==> flow/design.v <==
module mem_registradores(
  input         clk,
  input         w,
  input  [4:0]  dst1,
  input  [4:0]  src1,
  input  [4:0]  src2,
  output [31:0] v1,
  output [31:0] v2,
  input  [31:0] t1);
reg [31:0] memory [31:0];
assign v1 = memory[src1];
assign v2 = memory[src2];
always @(posedge clk) begin
  if (w) begin
    memory[dst1] <= t1;
  end
end
endmodule
module alu(
  input [31:0] v1,
  input [31:0] v2,
  input [4:0]  op,
  output [31:0] alu_out);
reg [31:0] alu_out_reg;
assign alu_out = alu_out_reg;
always @(v1, v2, op) begin
  case(op)
    0: alu_out_reg = v1 + v2;
    1: alu_out_reg = v1 - v2;
    2: alu_out_reg = v1 * v2;
    3: alu_out_reg = v1 << v2;
    4: alu_out_reg = v1 & v2;
    5: alu_out_reg = v1 | v2;
    default: alu_out_reg = 32'd0;
  endcase
end
endmodule
module inst_decoder(
  input [31:0] instruction,
  output b,  
  output w,  
  output [4:0] op,  
  output i,  
  output [4:0] imm,  
  output [4:0] dst1,  
  output [4:0] src1,  
  output [4:0] src2);  
  assign op   = instruction[31:27];
  assign b    = instruction[26];
  assign w    = instruction[25];
  assign i    = instruction[24];
  assign dst1 = instruction[23:19];
  assign src1 = instruction[18:14];
  assign src2 = instruction[13:9];
  assign imm  = instruction[8:4];
endmodule
module processor(
  input clk,
  input rst,
  input [31:0] instruction,
  output [31:0] instruction_addr);
  wire b, w, i;
  wire [4:0] op;
  wire [4:0] imm;
  wire [4:0] dst1;
  wire [4:0] src1;
  wire [4:0] src2;
  wire [31:0] alu_out;
  wire [31:0] t1;
  wire [31:0] v1;
  wire [31:0] v2;
  assign t1 = i ? alu_out : imm;
  reg [31:0] pc;
  assign instruction_addr = pc;
  always @(posedge clk) begin
    if (rst)
      pc <= 0;
    else if (b)
      pc <= pc + t1;
    else
      pc <= pc + 1;
  end
  mem_registradores R(
    clk,
    w,
    dst1,
    src1,
    src2,
    v1,
    v2,
    t1);
  alu A(
    v1,
    v2,
    op,
    alu_out);
  inst_decoder D(
    instruction, 
    b, 
    w, 
    op, 
    i, 
    imm, 
    dst1, 
    src1, 
    src2);
  endmodule
==> flow/run.sh <==
#!/bin/bash
# the make line also repeats each setting of config.mk as NAME=value (left out here)
make -C /OpenROAD-flow-scripts/flow DESIGN_CONFIG=/design/flow/config.mk WORK_HOME=/design/flow/orfs CLKGATE_MAP_FILE= finish
==> flow/config.mk <==
export PLATFORM = sky130hd
export DESIGN_NAME = processor
export DESIGN_NICKNAME = processor
export VERILOG_FILES = /design/flow/design.v
export SDC_FILE = /design/flow/constraint.sdc
export NUM_CORES = 4
export LEC_CHECK = 0
export CAP_MARGIN = 20
export CELL_PAD_IN_SITES_DETAIL_PLACEMENT = 2
export CORE_MARGIN = 2
export CORE_UTILIZATION = 24
export CTS_CLUSTER_DIAMETER = 290
export CTS_CLUSTER_SIZE = 16
export SLEW_MARGIN = 20
==> flow/constraint.sdc <==
create_clock -name core_clock -period 12.5 [get_ports {clk}]
set_input_delay 2.5000 -clock core_clock [delete_from_list [all_inputs] [get_ports {clk}]]
set_output_delay 2.5000 -clock core_clock [all_outputs]
set_load 0.01 [all_outputs]
==> results of run 1 <==
==> stage by stage <==
| stage | hold slack (ns) | area [µm²] | std cells |
|---|---|---|---|
| 2_1_floorplan | 0.629 | 70800 | 5223 |
| 3_3_place_gp | 0.592 | 81800 | 9634 |
| 3_5_place_dp | 0.632 | 81800 | 9634 |
| 4_1_cts | 0.655 | 84800 | 9763 |
| 5_1_grt | 0.697 | 86600 | 9856 |
| 6_report | 0.645 | 86600 | 9872 |
==> layout make-up <==
type / instances / area, µm²
timing repair buffer: 952 / 9160
tap: 3900 / 4880
fill: 30400 / 204000
antenna: 20 / 50.0
sequential: 1056 / 31400
inverter: 536 / 2030
multi-input combinational: 3319 / 37100
clock buffer: 86 / 1980
clock inverter: 3 / 56.3
==> layer usage <==
layer | track usage (%) | vias up
met1 | 25.5 | 29300
met3 | 6.19 | 1931
met4 | 16.3 | 38
met2 | 36.0 | 5007
met5 | 0 | -
li1 | - | 20500
==> timing repair <==
action,CTS,global route
resized,67,204
setup buffers,33,81
setup endpoints to repair,75,78
hold buffers,0,0
hold endpoints to repair,0,0
pin swaps,19,87
cloned,7,9
==> metrics.cfg, run 1 <==
[global_routing]
grt_usage_pct = 22.3
gr-total-overflow = 0
grt_pass1_wl_mm = 474
antenna_found_initial = 40
grt_pass1_vias = 60300
grt_start_max_net_pins = 53

[cts]
cts_sinks = 1056
insertion_delay_ns = 0.74
clkSlewWorstSetupHoldPaths_ns = 0.08
cts_max_level = 3
root_buffer = clkbuf_16
cts_buffers = 75
tritoncts = built
cts_buffer_depth = 3

[worst_setup_path]
cp_top_family = adder cells
startpoint_type = primary input
critPathSlowestCell = fa_2
r2r-start = R.memory[9][2]
crit_cells = 42
crit_fanout = 8
r2r_cells = 38
crit_path_end = pc[31]
r2r_slack_ns = 0.58
cp.buffers_inverters = 10
r2r_end = pc[31]
cp.arrival_ns = 14.08
crit_start = instruction[11]
path_class = primary input to flop
end_kind = flop
cpMostUsedCell = fa_2
max_stage_delay_ns = 0.83
cp.required_ns = 13.06

[synthesis]
synth_cell_type_count = 80
logic_family = multiplexers
syn_nets = 5855
ys.flops = 1056
yosysTopAreaCell = edfxtp_1
yosysWarningCount = 3
common_cells = edfxtp_1 (1024), inv_1 (527), mux4_2 (478)
simple_gate_share_pct = 7.76
area_leaders = edfxtp_1 (44%), mux4_2 (15%), fa_1 (12%)
edf_count = 1024
ys.flop_type = edfxtp_1
yosys_cells = 5223
synth-async-reset-ratio_pct = 0
synth_cells = 5223
synth-xor-area-share_pct = 1.99
synth.avg_cell_area_um2 = 13.5
synth.top_cell.area_share_pct = 43.7
adder_share_pct = 15.3
ys_seq_share_pct = 44.7
yosys_area_um2 = 70300
netlist_area_um2 = 70300
ys_sh_aoi_pct = 5.29
mux_share_pct = 20.1
most_common_cell = edfxtp_1

[route]
ant_nets = 0
wl_mm = 371
post_drt_via_cell_ratio = 5.76
wl_per_cell_um = 37.5
dr_wl_met2_mm = 166
drc = 0
wl_met3_mm = 47.2
top_layer = met5
wl_met1_mm = 120
firstDrtPassIters = 8
drt-initial-drc-count = 7919
vias = 56800

[die]
dieArea_um2 = 297000
core-area_um2 = 291000
fp.dieH_um = 545
fp_util_pct = 24.1
rows = 198
ios = 66
die_width_um = 545

[sta]
tightest_slew_ns = 1.57
hold_violations = 0
setup_viol = 98
period_used_pct = 108
finalWorstSetupSlack_ns = -1.02
relSlewSlack_pct = -5.32
timing.fmax_mhz = 73.9
fin_setup_tns_ns = -24.44
rsz0062_at_grt = true
fin_skew_ns = 0.0549
slew_violations = 2
fin_crit_ns = 13.52

[placed_design]
gp_congestion = 0.990
post-place-ws_ns = -1.34
hpwlAfterDp_mm = 236
port_buffers = 61

[worst_hold_path]
hold_path_startpoint = pc[0]
whs_path_depth = 2
min_to = pc[0]
hold_class = flop to flop

[run]
tool_warnings = 37
cap_violations = 1

[run_status]
status = finished with violations
so_faults = capacitance limit, slew limit, setup timing

[final_layout]
syn_to_final_growth_pct = 23.3
finish.utilization_pct = 29.8
fin_nets = 6572

==> run 2, diff against run 1 <==
Settings changed: CELL_PAD_IN_SITES_DETAIL_PLACEMENT 2 to not set, CORE_UTILIZATION 24 to 70, CTS_CLUSTER_DIAMETER 290 to not set, CTS_CLUSTER_SIZE 16 to 36, PLACE_DENSITY set to 0.64.
Clock period 12.5 ns to 6.85 ns, I/O delays scaled along.
==> run 2 against run 1 <==
Effect of this change:
- the run now fails in global routing
- synthesized cell count unchanged
- area after synthesis stayed put
- die area is 65% lower
==> metrics.cfg, run 2 <==
[die]
fp.dieH_um = 321  ; was 545 µm
fp_util_pct = 70.4  ; was 24.1%
ios = 66  ; unchanged
rows = 116  ; was 198
die_width_um = 321  ; was 545 µm
dieArea_um2 = 103000  ; was 297000 µm²
core-area_um2 = 99900  ; was 291000 µm²

[cts]
cts_max_level = 3  ; unchanged
cts_buffer_depth = 3  ; unchanged
ctsHoldBuffers = 0  ; unchanged
cts_sinks = 1056  ; unchanged
cts_buffers = 103  ; was 75
root_buffer = clkbuf_16  ; unchanged

[run_status]
stop_stage = global routing
tool.error = [ERROR GRT-0116] Global routing finished with congestion. Check the congestion regions in the DRC Viewer.
status = stopped before the end  ; was finished with violations

[synthesis]
most_common_cell = edfxtp_1  ; unchanged
netlist_area_um2 = 70300  ; unchanged
synth.top_cell.area_share_pct = 43.7  ; unchanged
area_leaders = edfxtp_1 (44%), mux4_2 (15%), fa_1 (12%)  ; unchanged
simple_gate_share_pct = 7.76  ; unchanged
ys_seq_share_pct = 44.7  ; unchanged
synth.avg_cell_area_um2 = 13.5  ; unchanged
synth-xor-area-share_pct = 1.99  ; unchanged
synth_cells = 5223  ; unchanged
ys.flops = 1056  ; unchanged
ys_sh_aoi_pct = 5.29  ; unchanged
yosys_cells = 5223  ; unchanged
edf_count = 1024  ; unchanged
yosysTopAreaCell = edfxtp_1  ; unchanged
mux_share_pct = 20.1  ; unchanged
ys.flop_type = edfxtp_1  ; unchanged
adder_share_pct = 15.3  ; unchanged
synth-async-reset-ratio_pct = 0  ; unchanged
common_cells = edfxtp_1 (1024), inv_1 (527), mux4_2 (478)  ; unchanged
yosys_area_um2 = 70300  ; unchanged
synth_cell_type_count = 80  ; unchanged
logic_family = multiplexers  ; unchanged
syn_nets = 5855  ; unchanged
yosysWarningCount = 3  ; unchanged

[global_routing]
gr-total-overflow = 771
grt_usage_pct = 81.3

[placed_design]
dpl_cell_area_um2 = 82000  ; was 81800 µm²
port_buffers = 61  ; unchanged
gp_congestion = 1.08  ; was 0.990
dp.cells = 7461  ; was 9634
hpwlAfterDp_mm = 207  ; was 236 mm

## run 2: metal layers
| layer | global-route usage, % | overflow |
|---|---|---|
| met1 | 80.8 | 14 |
| met2 | 96.0 | 455 |
| met3 | 67.3 | 16 |
| met4 | 82.3 | 286 |
| met5 | 42.2 | 0 |
## run 2: through the flow
step	hold slack, ns	setup slack [ns]	util [%]
2_1_floorplan	0.629	-4.73	-
3_3_place_gp	0.593	-4.90	82.0
3_5_place_dp	0.620	-5.23	82.1
4_1_cts	0.657	-3.83	89.4
## run 2: repair_timing
action,4_1_cts
resized,432
cloned,21
pin swaps,134
setup endpoints to repair,1019
setup buffers,144
==> run 3, diff against run 2 <==
Settings changed: CAP_MARGIN 20 to 0, CELL_PAD_IN_SITES_DETAIL_PLACEMENT set to 1, CORE_MARGIN 2 to 10, CORE_UTILIZATION 70 to 23, GPL_ROUTABILITY_DRIVEN set to 1, MAX_ROUTING_LAYER set to met5, PLACE_DENSITY 0.64 to 0.53, SETUP_SLACK_MARGIN set to 1.05, SLEW_MARGIN 20 to 10.
Clock period 6.85 ns to 6.88 ns, I/O delays scaled along.
==> run 3 against run 2 <==
Effect of this change:
- the layout now fails its checks (setup timing)
- area after synthesis unchanged
- die area went up to 3.2 times the previous value
- synthesized cell count stayed put
==> metrics.cfg, run 3 <==
[run_status]
status = finished with violations  ; was stopped before the end
so_faults = setup timing

[die]
ios = 66  ; unchanged
dieArea_um2 = 328000  ; was 103000 µm²
fp.dieH_um = 573  ; was 321 µm
rows = 202  ; was 116
die_width_um = 573  ; was 321 µm
fp_util_pct = 23.2  ; was 70.4%
core-area_um2 = 304000  ; was 99900 µm²

[cts]
clkSlewWorstSetupHoldPaths_ns = 0.06
insertion_delay_ns = 0.83
cts_buffers = 116  ; was 103
cts_max_level = 3  ; unchanged
cts_sinks = 1056  ; unchanged
tritoncts = built
cts_buffer_depth = 3  ; unchanged
root_buffer = clkbuf_16  ; unchanged
ctsHoldBuffers = 0  ; unchanged

[route]
firstDrtPassIters = 5
wl_mm = 295
drc = 0
drt-initial-drc-count = 5645
wl_per_cell_um = 27.8
ant_nets = 0
post_drt_via_cell_ratio = 4.97
vias = 52700

[final_layout]
finish.utilization_pct = 30.5
fin_nets = 7045
layoutNonFillerInstCount = 10600
syn_to_final_growth_pct = 31.7

[worst_setup_path]
cpMostUsedCell = fa_1
end_kind = flop
r2r_cells = 39
max_stage_delay_ns = 0.53
crit_fanout = 8
cp.required_ns = 7.53
r2r-start = R.memory[15][2]
r2r_slack_ns = -3.31
crit_path_end = pc[28]
path_class = primary input to flop
critPathSlowestCell = fa_1
cp.buffers_inverters = 11
crit_cells = 43
r2r_end = pc[28]
startpoint_type = primary input
cp_top_family = adder cells
cp.arrival_ns = 11.32
crit_start = instruction[14]

[synthesis]
syn_nets = 5855  ; unchanged
yosys_area_um2 = 70300  ; unchanged
synth.top_cell.area_share_pct = 43.7  ; unchanged
ys_sh_aoi_pct = 5.29  ; unchanged
netlist_area_um2 = 70300  ; unchanged
adder_share_pct = 15.3  ; unchanged
logic_family = multiplexers  ; unchanged
yosys_cells = 5223  ; unchanged
synth-xor-area-share_pct = 1.99  ; unchanged
synth.avg_cell_area_um2 = 13.5  ; unchanged
most_common_cell = edfxtp_1  ; unchanged
yosysWarningCount = 3  ; unchanged
mux_share_pct = 20.1  ; unchanged
ys.flops = 1056  ; unchanged
ys_seq_share_pct = 44.7  ; unchanged
synth_cells = 5223  ; unchanged
edf_count = 1024  ; unchanged
simple_gate_share_pct = 7.76  ; unchanged
common_cells = edfxtp_1 (1024), inv_1 (527), mux4_2 (478)  ; unchanged
area_leaders = edfxtp_1 (44%), mux4_2 (15%), fa_1 (12%)  ; unchanged
yosysTopAreaCell = edfxtp_1  ; unchanged
synth-async-reset-ratio_pct = 0  ; unchanged
synth_cell_type_count = 80  ; unchanged
ys.flop_type = edfxtp_1  ; unchanged

[global_routing]
antenna_found_initial = 8
grt_usage_pct = 17.2
grt_start_max_net_pins = 44
grt_pass1_wl_mm = 416
grt_pass1_vias = 56600
gr-total-overflow = 0

[sta]
rsz0062_at_grt = true
setup_viol = 863
slew_violations = 0
relSlewSlack_pct = 18.4
holdWs_ns = 0.655
finalWorstSetupSlack_ns = -3.79
hold_violations = 0
fin_skew_ns = 0.0818
timing.fmax_mhz = 93.7
fin_crit_ns = 10.67
period_used_pct = 155
tightest_slew_ns = 1.22

[run]
cap_violations = 0
tool_warnings = 36

[worst_hold_path]
whs_path_depth = 3
hold_class = flop to flop
min_to = pc[31]
hold_path_startpoint = pc[31]

[placed_design]
gp_congestion = 0.907  ; was 1.08
dp.cells = 10200  ; was 7461
hpwlAfterDp_mm = 213  ; was 207 mm
port_buffers = 61  ; unchanged

run 3: area by class of cell:
cell class / instances / area [µm²]
fill: 32700 / 211000
multi-input combinational: 3319 / 37400
sequential: 1056 / 31400
timing repair buffer: 1384 / 12800
tap: 4080 / 5100
clock buffer: 130 / 2960
inverter: 536 / 2030
clock inverter: 84 / 881
antenna: 8 / 20.0
run 3: metrics by stage:
| stage | area [µm²] | setup TNS (ns) | setup slack (ns) |
|---|---|---|---|
| CTS | 92000 | -1769.26 | -3.72 |
| detailed placement | 85500 | -2863.80 | -5.03 |
| finish | 92600 | -1871.39 | -3.79 |
| floorplan | 70900 | -2665.79 | -4.71 |
| global route | 92600 | -2052.70 | -4.07 |
| global placement | 85500 | -2739.48 | -4.85 |
run 3: routing by layer:
| metal | GRT usage, % | vias to the layer above | part of all wire, % |
|---|---|---|---|
| met1 | 22.8 | 28100 | 41 |
| met2 | 28.1 | 2396 | 47 |
| met4 | 6.54 | 2 | 4.3 |
| li1 | - | 21600 | - |
| met5 | 0 | - | 0.0058 |
| met3 | 2.97 | 598 | 8.2 |
run 3: repair_timing:
| item | CTS | global route |
|---|---|---|
| setup buffers | 91 | 21 |
| endpoints found under the setup margin | 1047 | 1048 |
| gates cloned | 16 | 1 |
| resized | 286 | 81 |
| pin swaps | 114 | 72 |
==> run 4, diff against run 3 <==
Settings changed: CAP_MARGIN 0 to 20, CELL_PAD_IN_SITES_DETAIL_PLACEMENT 1 to not set, CORE_MARGIN 10 to 2, CORE_UTILIZATION 23 to 72, CTS_CLUSTER_DIAMETER set to 86, CTS_CLUSTER_SIZE 36 to not set, GPL_ROUTABILITY_DRIVEN 1 to not set, HOLD_SLACK_MARGIN set to -0.09, MAX_ROUTING_LAYER met5 to met4, PLACE_DENSITY 0.53 to 0.42, SETUP_SLACK_MARGIN 1.05 to -0.42, SLEW_MARGIN 10 to 20, TNS_END_PERCENT set to 40.
Clock period 6.88 ns to 7.99 ns, I/O delays scaled along.
==> run 4 against run 3 <==
Effect of this change:
- the run now fails in global routing
- synthesized cell count is the same
- area after synthesis is the same
- die area shrank 69%
==> metrics.cfg, run 4 <==
[run_status]
status = stopped before the end  ; was finished with violations
stop_stage = global routing
tool.error = [ERROR GRT-0116] Global routing finished with congestion. Check the congestion regions in the DRC Viewer.

[placed_design]
dpl_cell_area_um2 = 80900  ; was 85500 µm²
hpwlAfterDp_mm = 195  ; was 213 mm
gp_congestion = 1.07  ; was 0.907
port_buffers = 61  ; unchanged

[cts]
cts_buffers = 103  ; was 116
root_buffer = clkbuf_16  ; unchanged
cts_sinks = 1056  ; unchanged
cts_buffer_depth = 3  ; unchanged
cts_max_level = 3  ; unchanged

[synthesis]
common_cells = edfxtp_1 (1024), inv_1 (527), mux4_2 (478)  ; unchanged
synth-xor-area-share_pct = 1.99  ; unchanged
area_leaders = edfxtp_1 (44%), mux4_2 (15%), fa_1 (12%)  ; unchanged
syn_nets = 5855  ; unchanged
logic_family = multiplexers  ; unchanged
yosysTopAreaCell = edfxtp_1  ; unchanged
mux_share_pct = 20.1  ; unchanged
synth-async-reset-ratio_pct = 0  ; unchanged
synth.avg_cell_area_um2 = 13.5  ; unchanged
ys.flops = 1056  ; unchanged
synth_cell_type_count = 80  ; unchanged
yosys_cells = 5223  ; unchanged
most_common_cell = edfxtp_1  ; unchanged
netlist_area_um2 = 70300  ; unchanged
ys_seq_share_pct = 44.7  ; unchanged
edf_count = 1024  ; unchanged
synth.top_cell.area_share_pct = 43.7  ; unchanged
synth_cells = 5223  ; unchanged
yosys_area_um2 = 70300  ; unchanged
simple_gate_share_pct = 7.76  ; unchanged
yosysWarningCount = 3  ; unchanged
adder_share_pct = 15.3  ; unchanged
ys_sh_aoi_pct = 5.29  ; unchanged
ys.flop_type = edfxtp_1  ; unchanged

[die]
fp.dieH_um = 316  ; was 573 µm
rows = 114  ; was 202
fp_util_pct = 72.7  ; was 23.2%
ios = 66  ; unchanged
die_width_um = 316  ; was 573 µm
core-area_um2 = 96700  ; was 304000 µm²
dieArea_um2 = 100000  ; was 328000 µm²

[global_routing]
gr-total-overflow = 673
grt_usage_pct = 86.1

[run 4: per-stage QoR]
step / setup TNS, ns / util, % / worst slack, ns / cells
2_1_floorplan: -1842.54 / - / -3.82 / 5223
3_3_place_gp: -1952.17 / 83.6 / -4.03 / 7328
3_5_place_dp: -2045.63 / 83.6 / -4.07 / 7328
4_1_cts: -1124.51 / 88.8 / -2.79 / 7576
[run 4: timing repair]
item                                    in CTS
endpoints found under the setup margin     794
gates resized                              193
gates cloned                                15
setup buffers                               53
pin swaps                                   84
hold buffers                                 0
[run 4: per-layer routing]
metal	GRT usage [%]	overflow
met4	81.3	216
met5	-	-
met2	95.6	332
met1	85.8	56
met3	76.9	69
==> run 5, diff against run 4 <==
Settings changed: CAP_MARGIN 20 to 10, CELL_PAD_IN_SITES_GLOBAL_PLACEMENT set to 0, CORE_UTILIZATION 72 to 71, CTS_CLUSTER_DIAMETER 86 to not set, CTS_CLUSTER_SIZE set to 44, HOLD_SLACK_MARGIN -0.09 to not set, MAX_ROUTING_LAYER met4 to met5, PLACE_DENSITY 0.42 to not set, PLACE_DENSITY_LB_ADDON set to 0.03, SETUP_SLACK_MARGIN -0.42 to 1.94, TNS_END_PERCENT 40 to not set.
Clock period 7.99 ns to 6.82 ns, I/O delays scaled along.
==> run 5 against run 4 <==
Effect of this change:
- the run again fails in global routing
- synthesized cell count is the same
- area after synthesis is the same
- die area grew 1.4%
==> metrics.cfg, run 5 <==
[die]
rows = 115  ; was 114
fp_util_pct = 71.5  ; was 72.7%
ios = 66  ; unchanged
die_width_um = 319  ; was 316 µm
core-area_um2 = 98300  ; was 96700 µm²
dieArea_um2 = 102000  ; was 100000 µm²
fp.dieH_um = 319  ; was 316 µm

[cts]
ctsHoldBuffers = 0  ; unchanged
cts_buffer_depth = 3  ; unchanged
root_buffer = clkbuf_16  ; unchanged
cts_sinks = 1056  ; unchanged
cts_max_level = 3  ; unchanged
cts_buffers = 100  ; was 103

[synthesis]
synth.top_cell.area_share_pct = 43.7  ; unchanged
synth_cells = 5223  ; unchanged
ys.flop_type = edfxtp_1  ; unchanged
edf_count = 1024  ; unchanged
yosysTopAreaCell = edfxtp_1  ; unchanged
syn_nets = 5855  ; unchanged
synth-xor-area-share_pct = 1.99  ; unchanged
yosys_cells = 5223  ; unchanged
ys.flops = 1056  ; unchanged
synth_cell_type_count = 80  ; unchanged
ys_seq_share_pct = 44.7  ; unchanged
yosys_area_um2 = 70300  ; unchanged
synth-async-reset-ratio_pct = 0  ; unchanged
logic_family = multiplexers  ; unchanged
common_cells = edfxtp_1 (1024), inv_1 (527), mux4_2 (478)  ; unchanged
netlist_area_um2 = 70300  ; unchanged
ys_sh_aoi_pct = 5.29  ; unchanged
adder_share_pct = 15.3  ; unchanged
mux_share_pct = 20.1  ; unchanged
synth.avg_cell_area_um2 = 13.5  ; unchanged
area_leaders = edfxtp_1 (44%), mux4_2 (15%), fa_1 (12%)  ; unchanged
simple_gate_share_pct = 7.76  ; unchanged
yosysWarningCount = 3  ; unchanged
most_common_cell = edfxtp_1  ; unchanged

[run_status]
status = stopped before the end  ; unchanged
stop_stage = global routing  ; unchanged
tool.error = [ERROR GRT-0116] Global routing finished with congestion. Check the congestion regions in the DRC Viewer.  ; unchanged

[global_routing]
gr-total-overflow = 10
grt_usage_pct = 79.2

[placed_design]
hpwlAfterDp_mm = 202  ; was 195 mm
port_buffers = 61  ; unchanged
gp_congestion = 1.13  ; was 1.07

-- run 5: layer usage --
metal	global-route usage, %	overflow
met1	79.1	0
met2	92.7	6
met3	67.6	0
met4	77.6	4
met5	43.6	0
-- run 5: timing repair --
| action | 4_1_cts |
|---|---|
| gates cloned | 16 |
| setup endpoints to repair | 1056 |
| buffers inserted | 93 |
| resized | 292 |
| pin swaps | 105 |
-- run 5: stage by stage --
| stage | setup TNS, ns | instances | cell area [µm²] | setup slack [ns] |
|---|---|---|---|---|
| floorplan | -2711.82 | 5223 | 70900 | -4.76 |
| global placement | -2748.93 | 7407 | 81600 | -4.92 |
| detailed placement | -2948.13 | 7409 | 81600 | -5.12 |
| CTS | -2001.69 | 7706 | 87900 | -3.81 |
==> run 6, diff against run 5 <==
Settings changed: ABC_AREA set to 1, CAP_MARGIN 10 to 20, CELL_PAD_IN_SITES_GLOBAL_PLACEMENT 0 to not set, CORE_UTILIZATION 71 to 72, CTS_CLUSTER_SIZE 44 to not set, MAX_ROUTING_LAYER met5 to not set, PLACE_DENSITY set to 0.6, PLACE_DENSITY_LB_ADDON 0.03 to not set, SETUP_SLACK_MARGIN 1.94 to not set.
Clock period 6.82 ns to 7.99 ns, I/O delays scaled along.
==> run 6 against run 5 <==
Effect of this change:
- the flow again stops in global routing
- area after synthesis grew 7.0%
- synthesized cell count grew 76%
- die area grew 5.5%
==> metrics.cfg, run 6 <==
[run_status]
status = stopped before the end  ; unchanged
stop_stage = global routing  ; unchanged
tool.error = [ERROR GRT-0116] Global routing finished with congestion. Check the congestion regions in the DRC Viewer.  ; unchanged

[placed_design]
hpwlAfterDp_mm = 214  ; was 202 mm
port_buffers = 61  ; unchanged
gp_congestion = 1.14  ; was 1.13

[cts]
root_buffer = clkbuf_16  ; unchanged
cts_max_level = 3  ; unchanged
cts_sinks = 1056  ; unchanged
cts_buffers = 105  ; was 100
ctsHoldBuffers = 0  ; unchanged
cts_buffer_depth = 3  ; unchanged

[synthesis]
simple_gate_share_pct = 26.2  ; was 7.76%
logic_family = simple AND/OR/NAND/NOR gates  ; was multiplexers
most_common_cell = nand2_1  ; was edfxtp_1
yosysTopAreaCell = edfxtp_1  ; unchanged
ys.flop_type = edfxtp_1  ; unchanged
adder_share_pct = 14.0  ; was 15.3%
synth_cell_type_count = 62  ; was 80
yosys_cells = 9185  ; was 5223
synth.avg_cell_area_um2 = 8.19  ; was 13.5 µm²
synth-xor-area-share_pct = 0.710  ; was 1.99%
synth.top_cell.area_share_pct = 40.9  ; was 43.7%
area_leaders = edfxtp_1 (41%), nand2_1 (14%), fa_1 (11%)  ; was edfxtp_1 (44%), mux4_2 (15%), fa_1 (12%)
syn_nets = 9817  ; was 5855
ys_sh_aoi_pct = 8.62  ; was 5.29%
edf_count = 1024  ; unchanged
ys_seq_share_pct = 41.7  ; was 44.7%
ys.flops = 1056  ; unchanged
yosys_area_um2 = 75200  ; was 70300 µm²
mux_share_pct = 0  ; was 20.1%
yosysWarningCount = 3  ; unchanged
synth-async-reset-ratio_pct = 0  ; unchanged
common_cells = nand2_1 (2717), nand3_1 (1193), edfxtp_1 (1024)  ; was edfxtp_1 (1024), inv_1 (527), mux4_2 (478)
synth_cells = 9185  ; was 5223
netlist_area_um2 = 75200  ; was 70300 µm²

[die]
dieArea_um2 = 107000  ; was 102000 µm²
rows = 118  ; was 115
fp.dieH_um = 327  ; was 319 µm
ios = 66  ; unchanged
die_width_um = 327  ; was 319 µm
fp_util_pct = 72.6  ; was 71.5%
core-area_um2 = 104000  ; was 98300 µm²

[global_routing]
grt_usage_pct = 83.3
gr-total-overflow = 183

run 6: stage by stage:
stage	setup TNS (ns)	instances	cell area [µm²]	setup WS [ns]
CTS	-847.82	11500	92000	-2.31
floorplan	-804.64	9185	75800	-2.06
global placement	-1488.13	11200	86000	-3.12
detailed placement	-1676.03	11200	86000	-3.39
run 6: per-layer routing:
metal / global-route usage, % / GRT overflow
met4: 78.9 / 82
met3: 73.1 / 8
met2: 95.2 / 83
met5: 51.3 / 0
met1: 84.2 / 10
run 6: repair_timing:
| action | CTS |
|---|---|
| pin swaps | 68 |
| gates cloned | 35 |
| endpoints found under the setup margin | 825 |
| resized | 321 |
| setup buffers | 56 |
==> run 7, diff against run 6 <==
Settings changed: ABC_AREA 1 to not set, CORE_UTILIZATION 72 to 40, SETUP_SLACK_MARGIN set to -0.1.
Clock period 7.99 ns to 12.3 ns, I/O delays scaled along.
==> run 7 against run 6 <==
Effect of this change:
- the run now finishes clean
- die area increased by 67%
- synthesized cell count fell by 43%
- area after synthesis shrank 6.6%
==> metrics.cfg, run 7 <==
[die]
core-area_um2 = 174000  ; was 104000 µm²
dieArea_um2 = 179000  ; was 107000 µm²
die_width_um = 423  ; was 327 µm
fp.dieH_um = 423  ; was 327 µm
rows = 153  ; was 118
ios = 66  ; unchanged
fp_util_pct = 40.4  ; was 72.6%

[worst_setup_path]
end_kind = flop
critPathSlowestCell = mux4_2
path_class = primary input to flop
crit_cells = 38
r2r-start = R.memory[15][2]
crit_start = instruction[10]
max_stage_delay_ns = 0.55
crit_path_end = R.memory[3][31]
cp.required_ns = 12.72
cp.arrival_ns = 12.53
r2r_slack_ns = 1.88
cp_top_family = adder cells
startpoint_type = primary input
cp.buffers_inverters = 14
r2r_cells = 45
r2r_end = pc[31]
crit_fanout = 42

[synthesis]
synth-async-reset-ratio_pct = 0  ; unchanged
adder_share_pct = 15.3  ; was 14.0%
synth_cells = 5223  ; was 9185
ys_seq_share_pct = 44.7  ; was 41.7%
mux_share_pct = 20.1  ; was 0%
ys_sh_aoi_pct = 5.29  ; was 8.62%
simple_gate_share_pct = 7.76  ; was 26.2%
yosysTopAreaCell = edfxtp_1  ; unchanged
synth-xor-area-share_pct = 1.99  ; was 0.710%
area_leaders = edfxtp_1 (44%), mux4_2 (15%), fa_1 (12%)  ; was edfxtp_1 (41%), nand2_1 (14%), fa_1 (11%)
synth.avg_cell_area_um2 = 13.5  ; was 8.19 µm²
common_cells = edfxtp_1 (1024), inv_1 (527), mux4_2 (478)  ; was nand2_1 (2717), nand3_1 (1193), edfxtp_1 (1024)
most_common_cell = edfxtp_1  ; was nand2_1
ys.flops = 1056  ; unchanged
logic_family = multiplexers  ; was simple AND/OR/NAND/NOR gates
netlist_area_um2 = 70300  ; was 75200 µm²
yosys_area_um2 = 70300  ; was 75200 µm²
syn_nets = 5855  ; was 9817
yosys_cells = 5223  ; was 9185
ys.flop_type = edfxtp_1  ; unchanged
yosysWarningCount = 3  ; unchanged
synth_cell_type_count = 80  ; was 62
edf_count = 1024  ; unchanged
synth.top_cell.area_share_pct = 43.7  ; was 40.9%

[route]
drt-initial-drc-count = 6139
wl_per_cell_um = 30.5
post_drt_via_cell_ratio = 5.97
vias = 49600
ant_nets = 0
firstDrtPassIters = 7
drc = 0
wl_mm = 253

[global_routing]
grt_pass1_vias = 50100
gr-total-overflow = 0
antenna_found_initial = 5
grt_start_max_net_pins = 48
grt_pass1_wl_mm = 360
grt_usage_pct = 28.1

[final_layout]
finish.utilization_pct = 48.2
syn_to_final_growth_pct = 19.5
fin_nets = 6523

[cts]
ctsHoldBuffers = 0  ; unchanged
insertion_delay_ns = 0.72
clkSlewWorstSetupHoldPaths_ns = 0.06
root_buffer = clkbuf_16  ; unchanged
tritoncts = built
cts_max_level = 3  ; unchanged
cts_buffer_depth = 3  ; unchanged
cts_buffers = 103  ; was 105
cts_sinks = 1056  ; unchanged

[run]
cap_violations = 0
tool_warnings = 34

[sta]
timing.fmax_mhz = 82.5
setup_viol = 0
hold_violations = 0
relSlewSlack_pct = 22.7
slew_violations = 0
period_used_pct = 98.5
tightest_slew_ns = 1.13
fin_skew_ns = 0.0366
fin_crit_ns = 12.12

[placed_design]
port_buffers = 61  ; unchanged
gp_congestion = 1.03  ; was 1.14
hpwlAfterDp_mm = 178  ; was 214 mm

[worst_hold_path]
hold_path_startpoint = pc[0]
min_to = pc[0]
hold_class = flop to flop
whs_path_depth = 2

[run_status]
status = timing/DRC/antenna clean  ; was stopped before the end

==> run 7: cell type report <==
type                    instances  area, µm²
clock buffers                 116       2630
well taps                    2325       2910
fillers                     15100      90200
diodes                          3       7.51
clock inverters                76        751
multi-input cells            3319      36300
inverters                     536       2020
flip-flops and latches       1056      31400
repair buffers                875       8060
==> run 7: repair_timing <==
action	CTS	global route
setup endpoints to repair	0	44
gates resized	0	35
buffers inserted	0	1
==> run 7: metrics by stage <==
stage	area [µm²]	setup TNS [ns]	cells	hold slack (ns)	setup WS [ns]
6_report	84000	0	8306	0.620	0.182
5_1_grt	84000	-1.81	8303	0.698	-0.0906
4_1_cts	83700	0	8298	0.635	0.0101
3_5_place_dp	80300	-31.03	8106	0.625	-0.693
3_3_place_gp	80300	-24.54	8105	0.612	-0.630
2_1_floorplan	70800	-2.03	5223	0.629	-0.376
==> run 7: metal layers <==
layer / GRT usage (%) / wire length, µm / up-vias
li1: - / - / 20500
met1: 37.3 / 96700 / 25700
met2: 44.6 / 118000 / 2817
met3: 4.73 / 24100 / 544
met4: 14.1 / 14800 / 0
met5: 0 / 0 / -
==> run 8, diff against run 7 <==
Settings changed: CORE_UTILIZATION 40 to 70, CTS_CLUSTER_SIZE set to 36, PLACE_DENSITY 0.6 to not set, PLACE_DENSITY_LB_ADDON set to 0.08, SETUP_SLACK_MARGIN -0.1 to 2.08.
Clock period 12.3 ns to 7.36 ns, I/O delays scaled along.
==> run 8 against run 7 <==
Effect of this change:
- the flow now stops in global routing
- area after synthesis unchanged
- die area is 43% lower
- synthesized cell count did not move
==> metrics.cfg, run 8 <==
[run_status]
status = stopped before the end  ; was timing/DRC/antenna clean
stop_stage = global routing
tool.error = [ERROR GRT-0232] Routing congestion too high. Check the congestion heatmap in the GUI.

[cts]
root_buffer = clkbuf_16  ; unchanged
cts_buffers = 97  ; was 103
cts_sinks = 1056  ; unchanged
cts_max_level = 3  ; unchanged
cts_buffer_depth = 3  ; unchanged

[synthesis]
yosysWarningCount = 3  ; unchanged
yosys_area_um2 = 70300  ; unchanged
mux_share_pct = 20.1  ; unchanged
ys.flop_type = edfxtp_1  ; unchanged
synth-xor-area-share_pct = 1.99  ; unchanged
synth-async-reset-ratio_pct = 0  ; unchanged
common_cells = edfxtp_1 (1024), inv_1 (527), mux4_2 (478)  ; unchanged
ys_sh_aoi_pct = 5.29  ; unchanged
yosysTopAreaCell = edfxtp_1  ; unchanged
logic_family = multiplexers  ; unchanged
ys.flops = 1056  ; unchanged
edf_count = 1024  ; unchanged
ys_seq_share_pct = 44.7  ; unchanged
yosys_cells = 5223  ; unchanged
syn_nets = 5855  ; unchanged
most_common_cell = edfxtp_1  ; unchanged
simple_gate_share_pct = 7.76  ; unchanged
synth_cell_type_count = 80  ; unchanged
synth_cells = 5223  ; unchanged
netlist_area_um2 = 70300  ; unchanged
area_leaders = edfxtp_1 (44%), mux4_2 (15%), fa_1 (12%)  ; unchanged
synth.top_cell.area_share_pct = 43.7  ; unchanged
synth.avg_cell_area_um2 = 13.5  ; unchanged
adder_share_pct = 15.3  ; unchanged

[die]
dieArea_um2 = 103000  ; was 179000 µm²
ios = 66  ; unchanged
die_width_um = 321  ; was 423 µm
fp.dieH_um = 321  ; was 423 µm
rows = 116  ; was 153
core-area_um2 = 99900  ; was 174000 µm²
fp_util_pct = 70.4  ; was 40.4%

[global_routing]
grt_usage_pct = 82.9
gr-total-overflow = 257

[placed_design]
port_buffers = 61  ; unchanged
post-place-ws_ns = -4.87  ; was -0.693 ns
hpwlAfterDp_mm = 206  ; was 178 mm
dp.cells = 7407  ; was 8106
gp_congestion = 1.10  ; was 1.03

[run 8: layer usage]
layer | GRT overflow | global-route usage (%)
met2 | 134 | 94.8
met4 | 111 | 83.4
met1 | 8 | 81.2
met3 | 4 | 73.6
met5 | 0 | 49.9
[run 8: per-stage QoR]
step | TNS, ns | area (µm²) | hold slack [ns] | util [%]
after floorplan | -2307.95 | 70900 | 0.629 | -
after global placement | -2520.28 | 81600 | 0.580 | 81.7
after detailed placement | -2678.47 | 81600 | 0.645 | 81.7
after CTS | -1746.67 | 85900 | 0.697 | 86.0
[run 8: repair_timing]
| item | 4_1_cts |
|---|---|
| setup endpoints to repair | 1056 |
| hold buffers | 0 |
| buffers inserted | 33 |
| resized | 157 |
| cloned | 5 |
| pin swaps | 45 |
==> run 9, diff against run 8 <==
Settings changed: ABC_AREA set to 1, CORE_ASPECT_RATIO set to 1.31, CORE_UTILIZATION 70 to 72, CTS_CLUSTER_DIAMETER set to 353, CTS_CLUSTER_SIZE 36 to 98, PLACE_DENSITY set to 0.6, PLACE_DENSITY_LB_ADDON 0.08 to not set, SETUP_SLACK_MARGIN 2.08 to 1.39, TNS_END_PERCENT set to 5.
Clock period 7.36 ns to 5.69 ns, I/O delays scaled along.
==> run 9 against run 8 <==
Effect of this change:
- the flow again stops in global routing
- synthesized cell count rose by 76%
- die area is 4.0% higher
- area after synthesis up 7.0%
==> metrics.cfg, run 9 <==
[synthesis]
edf_count = 1024  ; unchanged
synth_cells = 9185  ; was 5223
ys_sh_aoi_pct = 8.62  ; was 5.29%
yosysWarningCount = 3  ; unchanged
yosysTopAreaCell = edfxtp_1  ; unchanged
most_common_cell = nand2_1  ; was edfxtp_1
yosys_cells = 9185  ; was 5223
synth-async-reset-ratio_pct = 0  ; unchanged
logic_family = simple AND/OR/NAND/NOR gates  ; was multiplexers
syn_nets = 9817  ; was 5855
simple_gate_share_pct = 26.2  ; was 7.76%
common_cells = nand2_1 (2717), nand3_1 (1193), edfxtp_1 (1024)  ; was edfxtp_1 (1024), inv_1 (527), mux4_2 (478)
mux_share_pct = 0  ; was 20.1%
synth_cell_type_count = 62  ; was 80
area_leaders = edfxtp_1 (41%), nand2_1 (14%), fa_1 (11%)  ; was edfxtp_1 (44%), mux4_2 (15%), fa_1 (12%)
ys.flops = 1056  ; unchanged
synth-xor-area-share_pct = 0.710  ; was 1.99%
netlist_area_um2 = 75200  ; was 70300 µm²
synth.avg_cell_area_um2 = 8.19  ; was 13.5 µm²
adder_share_pct = 14.0  ; was 15.3%
yosys_area_um2 = 75200  ; was 70300 µm²
synth.top_cell.area_share_pct = 40.9  ; was 43.7%
ys_seq_share_pct = 41.7  ; was 44.7%
ys.flop_type = edfxtp_1  ; unchanged

[global_routing]
gr-total-overflow = 6
grt_usage_pct = 73.0

[cts]
cts_sinks = 1056  ; unchanged
cts_buffer_depth = 3  ; unchanged
cts_max_level = 1  ; was 3
root_buffer = clkbuf_16  ; unchanged
cts_buffers = 14  ; was 97

[die]
ios = 66  ; unchanged
dieArea_um2 = 107000  ; was 103000 µm²
rows = 135  ; was 116
fp.dieH_um = 374  ; was 321 µm
core-area_um2 = 104000  ; was 99900 µm²
die_width_um = 286  ; was 321 µm
fp_util_pct = 72.6  ; was 70.4%

[run_status]
tool.error = [ERROR GRT-0116] Global routing finished with congestion. Check the congestion regions in the DRC Viewer.  ; was [ERROR GRT-0232] Routing congestion too high. Check the congestion heatmap in the GUI.
status = stopped before the end  ; unchanged
stop_stage = global routing  ; unchanged

[placed_design]
hpwlAfterDp_mm = 225  ; was 206 mm
dp.cells = 11400  ; was 7407
port_buffers = 61  ; unchanged
dpl_cell_area_um2 = 86800  ; was 81600 µm²
gp_congestion = 1.17  ; was 1.10

## run 9: layer usage
| layer | GRT overflow | track usage (%) |
|---|---|---|
| met3 | 1 | 56.6 |
| met1 | 0 | 72.6 |
| met2 | 0 | 91.2 |
| met5 | 0 | 26.1 |
| met4 | 5 | 71.2 |
## run 9: through the flow
step	hold WS [ns]	util [%]	setup TNS (ns)	setup WS (ns)
floorplan	0.624	-	-2429.87	-3.91
global placement	0.592	83.8	-3273.32	-5.21
detailed placement	0.599	83.8	-3473.65	-5.50
CTS	0.661	86.6	-2443.66	-4.18
## run 9: repair_timing
item / in CTS
pin swaps: 83
cloned: 29
buffers inserted: 52
gates resized: 351
setup endpoints to repair: 1056
hold buffers: 0
==> run 10, diff against run 9 <==
Settings changed: ABC_AREA 1 to not set, CORE_ASPECT_RATIO 1.31 to not set, CORE_UTILIZATION 72 to 66, CTS_CLUSTER_DIAMETER 353 to not set, CTS_CLUSTER_SIZE 98 to 58, MAX_ROUTING_LAYER set to met4, SETUP_SLACK_MARGIN 1.39 to 2.22, TNS_END_PERCENT 5 to not set.
Clock period 5.69 ns to 8.75 ns, I/O delays scaled along.
==> run 10 against run 9 <==
Effect of this change:
- now fails the layout checks on setup timing
- die area increased by 1.9%
- area after synthesis decreased by 6.6%
- synthesized cell count decreased by 43%
==> metrics.cfg, run 10 <==
[run_status]
status = finished with violations  ; was stopped before the end
so_faults = setup timing

[sta]
fin_setup_tns_ns = -771.33
relSlewSlack_pct = 21.6
period_used_pct = 129
slew_violations = 0
timing.fmax_mhz = 88.3
holdWs_ns = 0.654
tightest_slew_ns = 1.17
finalWorstSetupSlack_ns = -2.57
hold_violations = 0
setup_viol = 728
fin_crit_ns = 11.32
rsz0062_at_grt = true
fin_skew_ns = 0.101

[die]
fp.dieH_um = 330  ; was 374 µm
ios = 66  ; unchanged
fp_util_pct = 66.7  ; was 72.6%
core-area_um2 = 105000  ; was 104000 µm²
die_width_um = 330  ; was 286 µm
rows = 119  ; was 135
dieArea_um2 = 109000  ; was 107000 µm²

[route]
drc = 0
wl_mm = 294
firstDrtPassIters = 7
ant_nets = 0
vias = 57500
post_drt_via_cell_ratio = 7.37
wl_per_cell_um = 37.7
drt-initial-drc-count = 9612

[final_layout]
fin_nets = 6940
syn_to_final_growth_pct = 25.3
finish.utilization_pct = 83.6

[placed_design]
gp_congestion = 1.13  ; was 1.17
port_buffers = 61  ; unchanged
post-place-ws_ns = -3.40  ; was -5.50 ns
hpwlAfterDp_mm = 184  ; was 225 mm

[synthesis]
edf_count = 1024  ; unchanged
area_leaders = edfxtp_1 (44%), mux4_2 (15%), fa_1 (12%)  ; was edfxtp_1 (41%), nand2_1 (14%), fa_1 (11%)
synth_cells = 5223  ; was 9185
yosys_area_um2 = 70300  ; was 75200 µm²
yosys_cells = 5223  ; was 9185
simple_gate_share_pct = 7.76  ; was 26.2%
ys_seq_share_pct = 44.7  ; was 41.7%
synth.avg_cell_area_um2 = 13.5  ; was 8.19 µm²
synth.top_cell.area_share_pct = 43.7  ; was 40.9%
synth-async-reset-ratio_pct = 0  ; unchanged
netlist_area_um2 = 70300  ; was 75200 µm²
mux_share_pct = 20.1  ; was 0%
syn_nets = 5855  ; was 9817
synth-xor-area-share_pct = 1.99  ; was 0.710%
most_common_cell = edfxtp_1  ; was nand2_1
ys.flops = 1056  ; unchanged
logic_family = multiplexers  ; was simple AND/OR/NAND/NOR gates
ys_sh_aoi_pct = 5.29  ; was 8.62%
adder_share_pct = 15.3  ; was 14.0%
yosysTopAreaCell = edfxtp_1  ; unchanged
synth_cell_type_count = 80  ; was 62
ys.flop_type = edfxtp_1  ; unchanged
yosysWarningCount = 3  ; unchanged
common_cells = edfxtp_1 (1024), inv_1 (527), mux4_2 (478)  ; was nand2_1 (2717), nand3_1 (1193), edfxtp_1 (1024)

[worst_setup_path]
r2r_slack_ns = -1.76
cp.required_ns = 9.31
crit_path_end = pc[29]
cpMostUsedCell = fa_1
cp.buffers_inverters = 12
cp.arrival_ns = 11.89
r2r-start = R.memory[12][8]
crit_start = instruction[14]
r2r_cells = 45
crit_cells = 48
path_class = primary input to flop
end_kind = flop
crit_fanout = 6
r2r_end = pc[29]
startpoint_type = primary input
cp_top_family = adder cells
critPathSlowestCell = mux4_2
max_stage_delay_ns = 0.60

[cts]
cts_sinks = 1056  ; unchanged
cts_buffers = 104  ; was 14
ctsHoldBuffers = 0  ; unchanged
cts_max_level = 3  ; was 1
insertion_delay_ns = 0.79
tritoncts = built
root_buffer = clkbuf_16  ; unchanged
cts_buffer_depth = 3  ; unchanged
clkSlewWorstSetupHoldPaths_ns = 0.06

[global_routing]
grt_start_max_net_pins = 39
grt_pass1_wl_mm = 400
grt_usage_pct = 54.0
antenna_found_initial = 13
grt_pass1_vias = 58100
gr-total-overflow = 0

[worst_hold_path]
min_to = pc[31]
hold_class = flop to flop
hold_path_startpoint = pc[31]
whs_path_depth = 3

[run]
cap_violations = 0
tool_warnings = 40

-- run 10: routing by layer --
layer,track usage (%),wire (µm),vias up
met5,-,0,-
met4,42.2,32600,0
met3,18.9,49100,2172
met2,77.1,126000,6263
met1,62.6,86300,27700
li1,-,-,21400
-- run 10: metrics by stage --
| step | cells | area, µm² |
|---|---|---|
| after floorplan | 5223 | 70900 |
| after global placement | 7475 | 81500 |
| after detailed placement | 7475 | 81500 |
| after CTS | 7734 | 86700 |
| after global routing | 7798 | 88100 |
| final | 7803 | 88100 |
-- run 10: cell type report --
type | count | area, µm²
sequential | 1056 | 31400
timing repair buffer | 1290 | 11800
fill | 5114 | 17300
tap | 1391 | 1740
clock buffer | 122 | 2710
antenna | 18 | 45.0
multi-input combinational | 3320 | 37600
clock inverter | 70 | 736
inverter | 536 | 2030
-- run 10: what timing repair did --
action / CTS / global route
gates cloned: 12 / 6
hold endpoints to repair: 0 / 0
pin swaps: 78 / 109
setup buffers: 55 / 44
gates resized: 193 / 196
setup endpoints to repair: 959 / 959
==> run 11, diff against run 10 <==
Settings changed: CAP_MARGIN 20 to 0, CORE_ASPECT_RATIO set to 0.68, CORE_UTILIZATION 66 to 40, CTS_CLUSTER_DIAMETER set to 370, CTS_CLUSTER_SIZE 58 to 83, GPL_ROUTABILITY_DRIVEN set to 0, GPL_TIMING_DRIVEN set to 0, HOLD_SLACK_MARGIN set to 0.19, MAX_ROUTING_LAYER met4 to met5, MIN_ROUTING_LAYER set to met2, SETUP_SLACK_MARGIN 2.22 to not set, SLEW_MARGIN 20 to 0.
Clock period 8.75 ns to 12.5 ns, I/O delays scaled along.
==> run 11 against run 10 <==
Effect of this change:
- the run now fails in global routing
- area after synthesis is the same
- die area grew 64%
- synthesized cell count is the same
==> metrics.cfg, run 11 <==
[run_status]
status = stopped before the end  ; was finished with violations
stop_stage = global routing
tool.error = [ERROR GRT-0116] Global routing finished with congestion. Check the congestion regions in the DRC Viewer.

[die]
fp_util_pct = 40.4  ; was 66.7%
dieArea_um2 = 179000  ; was 109000 µm²
fp.dieH_um = 350  ; was 330 µm
rows = 126  ; was 119
die_width_um = 512  ; was 330 µm
core-area_um2 = 174000  ; was 105000 µm²
ios = 66  ; unchanged

[cts]
ctsHoldBuffers = 0  ; unchanged
cts_buffers = 16  ; was 104
cts_sinks = 1056  ; unchanged
cts_buffer_depth = 3  ; unchanged
root_buffer = clkbuf_16  ; unchanged
cts_max_level = 1  ; was 3

[placed_design]
dp.cells = 7668  ; was 7475
port_buffers = 55  ; was 61
hpwlAfterDp_mm = 225  ; was 184 mm
dpl_cell_area_um2 = 76300  ; was 81500 µm²

[synthesis]
ys.flop_type = edfxtp_1  ; unchanged
synth-xor-area-share_pct = 1.99  ; unchanged
ys_seq_share_pct = 44.7  ; unchanged
most_common_cell = edfxtp_1  ; unchanged
synth.top_cell.area_share_pct = 43.7  ; unchanged
yosys_cells = 5223  ; unchanged
ys.flops = 1056  ; unchanged
synth-async-reset-ratio_pct = 0  ; unchanged
yosysWarningCount = 3  ; unchanged
area_leaders = edfxtp_1 (44%), mux4_2 (15%), fa_1 (12%)  ; unchanged
mux_share_pct = 20.1  ; unchanged
synth.avg_cell_area_um2 = 13.5  ; unchanged
yosys_area_um2 = 70300  ; unchanged
ys_sh_aoi_pct = 5.29  ; unchanged
netlist_area_um2 = 70300  ; unchanged
common_cells = edfxtp_1 (1024), inv_1 (527), mux4_2 (478)  ; unchanged
synth_cell_type_count = 80  ; unchanged
syn_nets = 5855  ; unchanged
edf_count = 1024  ; unchanged
synth_cells = 5223  ; unchanged
simple_gate_share_pct = 7.76  ; unchanged
adder_share_pct = 15.3  ; unchanged
logic_family = multiplexers  ; unchanged
yosysTopAreaCell = edfxtp_1  ; unchanged

[global_routing]
gr-total-overflow = 1256
grt_usage_pct = 67.4

[run 11: timing repair]
action | in CTS
pin swaps | 126
endpoints found under the hold margin | 0
cloned | 13
setup buffers | 171
gates resized | 765
setup endpoints to repair | 892
[run 11: routing by layer]
metal	GRT overflow	global-route usage, %
met1	-	-
met2	88	69.0
met3	937	79.9
met4	78	44.9
met5	153	59.2
[run 11: metrics by stage]
stage,setup slack (ns),hold WS (ns),util (%)
3_3_place_gp,-6.81,0.604,42.7
4_1_cts,-0.172,0.669,46.6
3_5_place_dp,-6.35,0.597,43.9
2_1_floorplan,-0.216,0.629,-
==> run 12, diff against run 11 <==
Settings changed: ABC_AREA set to 1, CAP_MARGIN 0 to 40, CELL_PAD_IN_SITES_DETAIL_PLACEMENT set to 2, CELL_PAD_IN_SITES_GLOBAL_PLACEMENT set to 3, CORE_ASPECT_RATIO 0.68 to not set, CORE_UTILIZATION 40 to 24, CTS_CLUSTER_DIAMETER 370 to 242, CTS_CLUSTER_SIZE 83 to 16, GPL_ROUTABILITY_DRIVEN 0 to not set, GPL_TIMING_DRIVEN 0 to not set, HOLD_SLACK_MARGIN 0.19 to not set, MAX_ROUTING_LAYER met5 to met4, MIN_ROUTING_LAYER met2 to not set, PLACE_DENSITY 0.6 to not set, SETUP_SLACK_MARGIN set to 0.48, SLEW_MARGIN 0 to 20.
==> run 12 against run 11 <==
Effect of this change:
- the run now finishes clean
- area after synthesis up 7.0%
- die area up 77%
- synthesized cell count is 76% higher
==> metrics.cfg, run 12 <==
[worst_setup_path]
cp.buffers_inverters = 16
crit_start = instruction[9]
crit_path_end = pc[31]
cp.required_ns = 13.27
cp_top_family = adder cells
end_kind = flop
crit_fanout = 21
cp.arrival_ns = 12.41
r2r_cells = 43
r2r_slack_ns = 2.75
cpMostUsedCell = fa_1
crit_cells = 48
max_stage_delay_ns = 0.61
r2r-start = R.memory[17][12]
r2r_end = pc[31]
critPathSlowestCell = fa_1
startpoint_type = primary input
path_class = primary input to flop

[route]
drc = 0
wl_per_cell_um = 29.4
vias = 70700
drt-initial-drc-count = 4620
firstDrtPassIters = 7
ant_nets = 0
post_drt_via_cell_ratio = 5.03
wl_mm = 414

[run]
tool_warnings = 33
cap_violations = 0

[synthesis]
simple_gate_share_pct = 26.2  ; was 7.76%
logic_family = simple AND/OR/NAND/NOR gates  ; was multiplexers
common_cells = nand2_1 (2717), nand3_1 (1193), edfxtp_1 (1024)  ; was edfxtp_1 (1024), inv_1 (527), mux4_2 (478)
ys.flops = 1056  ; unchanged
edf_count = 1024  ; unchanged
mux_share_pct = 0  ; was 20.1%
yosysTopAreaCell = edfxtp_1  ; unchanged
synth_cell_type_count = 62  ; was 80
most_common_cell = nand2_1  ; was edfxtp_1
syn_nets = 9817  ; was 5855
synth-xor-area-share_pct = 0.710  ; was 1.99%
netlist_area_um2 = 75200  ; was 70300 µm²
yosys_area_um2 = 75200  ; was 70300 µm²
ys_sh_aoi_pct = 8.62  ; was 5.29%
area_leaders = edfxtp_1 (41%), nand2_1 (14%), fa_1 (11%)  ; was edfxtp_1 (44%), mux4_2 (15%), fa_1 (12%)
yosysWarningCount = 3  ; unchanged
synth.avg_cell_area_um2 = 8.19  ; was 13.5 µm²
synth.top_cell.area_share_pct = 40.9  ; was 43.7%
synth_cells = 9185  ; was 5223
yosys_cells = 9185  ; was 5223
ys.flop_type = edfxtp_1  ; unchanged
adder_share_pct = 14.0  ; was 15.3%
synth-async-reset-ratio_pct = 0  ; unchanged
ys_seq_share_pct = 41.7  ; was 44.7%

[global_routing]
grt_start_max_net_pins = 45
grt_pass1_wl_mm = 585
grt_usage_pct = 26.4
grt_pass1_vias = 76700
antenna_found_initial = 16
gr-total-overflow = 0

[final_layout]
regArea_um2 = 31400
mi_logic_area_um2 = 38000
syn_to_final_growth_pct = 23.4
fin_nets = 10500
layoutNonFillerInstCount = 14100
fill_cells = 35400
final_cell_area_um2 = 92800
finish.utilization_pct = 29.8

[sta]
fin_crit_ns = 11.64
slew_violations = 0
hold_violations = 0
rsz0062_at_grt = false
setup_viol = 0
period_used_pct = 93.1
relSlewSlack_pct = 39.5
timing.fmax_mhz = 85.9
tightest_slew_ns = 0.898
fin_skew_ns = 0.0537

[cts]
cts_buffers = 80  ; was 16
tritoncts = built
ctsHoldBuffers = 0  ; unchanged
insertion_delay_ns = 0.83
cts_max_level = 3  ; was 1
cts_sinks = 1056  ; unchanged
root_buffer = clkbuf_16  ; unchanged
clkSlewWorstSetupHoldPaths_ns = 0.09
cts_buffer_depth = 4  ; was 3

[placed_design]
dp.cells = 13900  ; was 7668
port_buffers = 61  ; was 55
gp_congestion = 0.890
hpwlAfterDp_mm = 299  ; was 225 mm
dpl_cell_area_um2 = 89800  ; was 76300 µm²

[die]
ios = 66  ; unchanged
core-area_um2 = 312000  ; was 174000 µm²
fp.dieH_um = 564  ; was 350 µm
rows = 205  ; was 126
fp_util_pct = 24.1  ; was 40.4%
dieArea_um2 = 318000  ; was 179000 µm²
die_width_um = 564  ; was 512 µm

[worst_hold_path]
hold_class = flop to flop
hold_path_startpoint = pc[0]
whs_path_depth = 3
min_to = pc[0]

[run_status]
status = timing/DRC/antenna clean  ; was stopped before the end

-- run 12: final cells by class --
type	count	share of cell area (%)
antenna	3	0.00809
timing repair buffer	1204	13.2
inverter	996	4.11
clock buffer	96	2.24
timing repair inverter	1	0.0175
multi-input combinational	6567	41.0
tap	4140	5.58
sequential	1056	33.8
clock inverter	5	0.0418
-- run 12: stage by stage --
step / setup TNS [ns] / worst slack [ns] / hold slack, ns
2_1_floorplan: 0 / 0.553 / 0.624
3_3_place_gp: -4.46 / -0.739 / 0.586
3_5_place_dp: -5.18 / -0.778 / 0.588
4_1_cts: 0 / 0.498 / 0.612
5_1_grt: 0 / 0.443 / 0.650
6_report: 0 / 0.862 / 0.599
-- run 12: metal layers --
| layer | global-route usage [%] | wire, µm | vias to the layer above |
|---|---|---|---|
| met5 | - | 0 | - |
| met4 | 6.30 | 11400 | 0 |
| met3 | 1.38 | 11300 | 379 |
| met2 | 43.5 | 196000 | 1247 |
| met1 | 35.6 | 194000 | 37500 |
| li1 | - | - | 31600 |
-- run 12: repair_timing --
action | in CTS | in global routing
gates resized | 7 | 142
endpoints found under the setup margin | 5 | 10
pin swaps | 0 | 13
setup buffers | 0 | 18
cloned | 0 | 9
==> run 13, diff against run 12 <==
Settings changed: CAP_MARGIN 40 to 20, CELL_PAD_IN_SITES_DETAIL_PLACEMENT 2 to not set, CELL_PAD_IN_SITES_GLOBAL_PLACEMENT 3 to not set, CORE_ASPECT_RATIO set to 1.31, CORE_UTILIZATION 24 to 72, CTS_CLUSTER_DIAMETER 242 to not set, CTS_CLUSTER_SIZE 16 to 11, MAX_ROUTING_LAYER met4 to not set, PLACE_DENSITY set to 0.6, SETUP_SLACK_MARGIN 0.48 to 0.64.
Clock period 12.5 ns to 5.69 ns, I/O delays scaled along.
==> run 13 against run 12 <==
Effect of this change:
- the run now fails in global routing
- die area shrank 66%
- area after synthesis is the same
- synthesized cell count is the same
==> metrics.cfg, run 13 <==
[synthesis]
syn_nets = 9817  ; unchanged
synth_cells = 9185  ; unchanged
synth.avg_cell_area_um2 = 8.19  ; unchanged
common_cells = nand2_1 (2717), nand3_1 (1193), edfxtp_1 (1024)  ; unchanged
yosys_area_um2 = 75200  ; unchanged
netlist_area_um2 = 75200  ; unchanged
logic_family = simple AND/OR/NAND/NOR gates  ; unchanged
synth-xor-area-share_pct = 0.710  ; unchanged
mux_share_pct = 0  ; unchanged
simple_gate_share_pct = 26.2  ; unchanged
ys_sh_aoi_pct = 8.62  ; unchanged
edf_count = 1024  ; unchanged
yosys_cells = 9185  ; unchanged
area_leaders = edfxtp_1 (41%), nand2_1 (14%), fa_1 (11%)  ; unchanged
ys_seq_share_pct = 41.7  ; unchanged
ys.flop_type = edfxtp_1  ; unchanged
most_common_cell = nand2_1  ; unchanged
synth-async-reset-ratio_pct = 0  ; unchanged
synth.top_cell.area_share_pct = 40.9  ; unchanged
yosysTopAreaCell = edfxtp_1  ; unchanged
adder_share_pct = 14.0  ; unchanged
ys.flops = 1056  ; unchanged
synth_cell_type_count = 62  ; unchanged
yosysWarningCount = 3  ; unchanged

[die]
ios = 66  ; unchanged
core-area_um2 = 104000  ; was 312000 µm²
fp_util_pct = 72.6  ; was 24.1%
fp.dieH_um = 374  ; was 564 µm
dieArea_um2 = 107000  ; was 318000 µm²
die_width_um = 286  ; was 564 µm
rows = 135  ; was 205

[run_status]
tool.error = [ERROR GRT-0116] Global routing finished with congestion. Check the congestion regions in the DRC Viewer.
stop_stage = global routing
status = stopped before the end  ; was timing/DRC/antenna clean

[global_routing]
grt_usage_pct = 91.9
gr-total-overflow = 1700

[placed_design]
post-place-ws_ns = -5.69  ; was -0.778 ns
hpwlAfterDp_mm = 225  ; was 299 mm
port_buffers = 61  ; unchanged
dp.cells = 11300  ; was 13900
gp_congestion = 1.15  ; was 0.890

[cts]
cts_buffer_depth = 3  ; was 4
root_buffer = clkbuf_16  ; unchanged
cts_buffers = 108  ; was 80
ctsHoldBuffers = 0  ; unchanged
cts_sinks = 1056  ; unchanged
cts_max_level = 3  ; unchanged

==> run 13: per-layer routing <==
layer | GRT usage (%) | GRT overflow
met5 | 55.3 | 13
met4 | 95.2 | 525
met3 | 83.9 | 103
met2 | 102 | 978
met1 | 89.8 | 81
==> run 13: through the flow <==
step	instance area, µm²	util (%)	hold WS, ns	setup TNS, ns
floorplan	75800	-	0.624	-2374.60
global placement	86800	83.8	0.585	-3308.69
detailed placement	86800	83.8	0.592	-3540.53
CTS	93200	90.1	0.611	-2547.59
==> run 13: repair_timing <==
| action | in CTS |
|---|---|
| pin swaps | 116 |
| setup endpoints to repair | 1023 |
| gates resized | 457 |
| setup buffers | 94 |
| gates cloned | 33 |
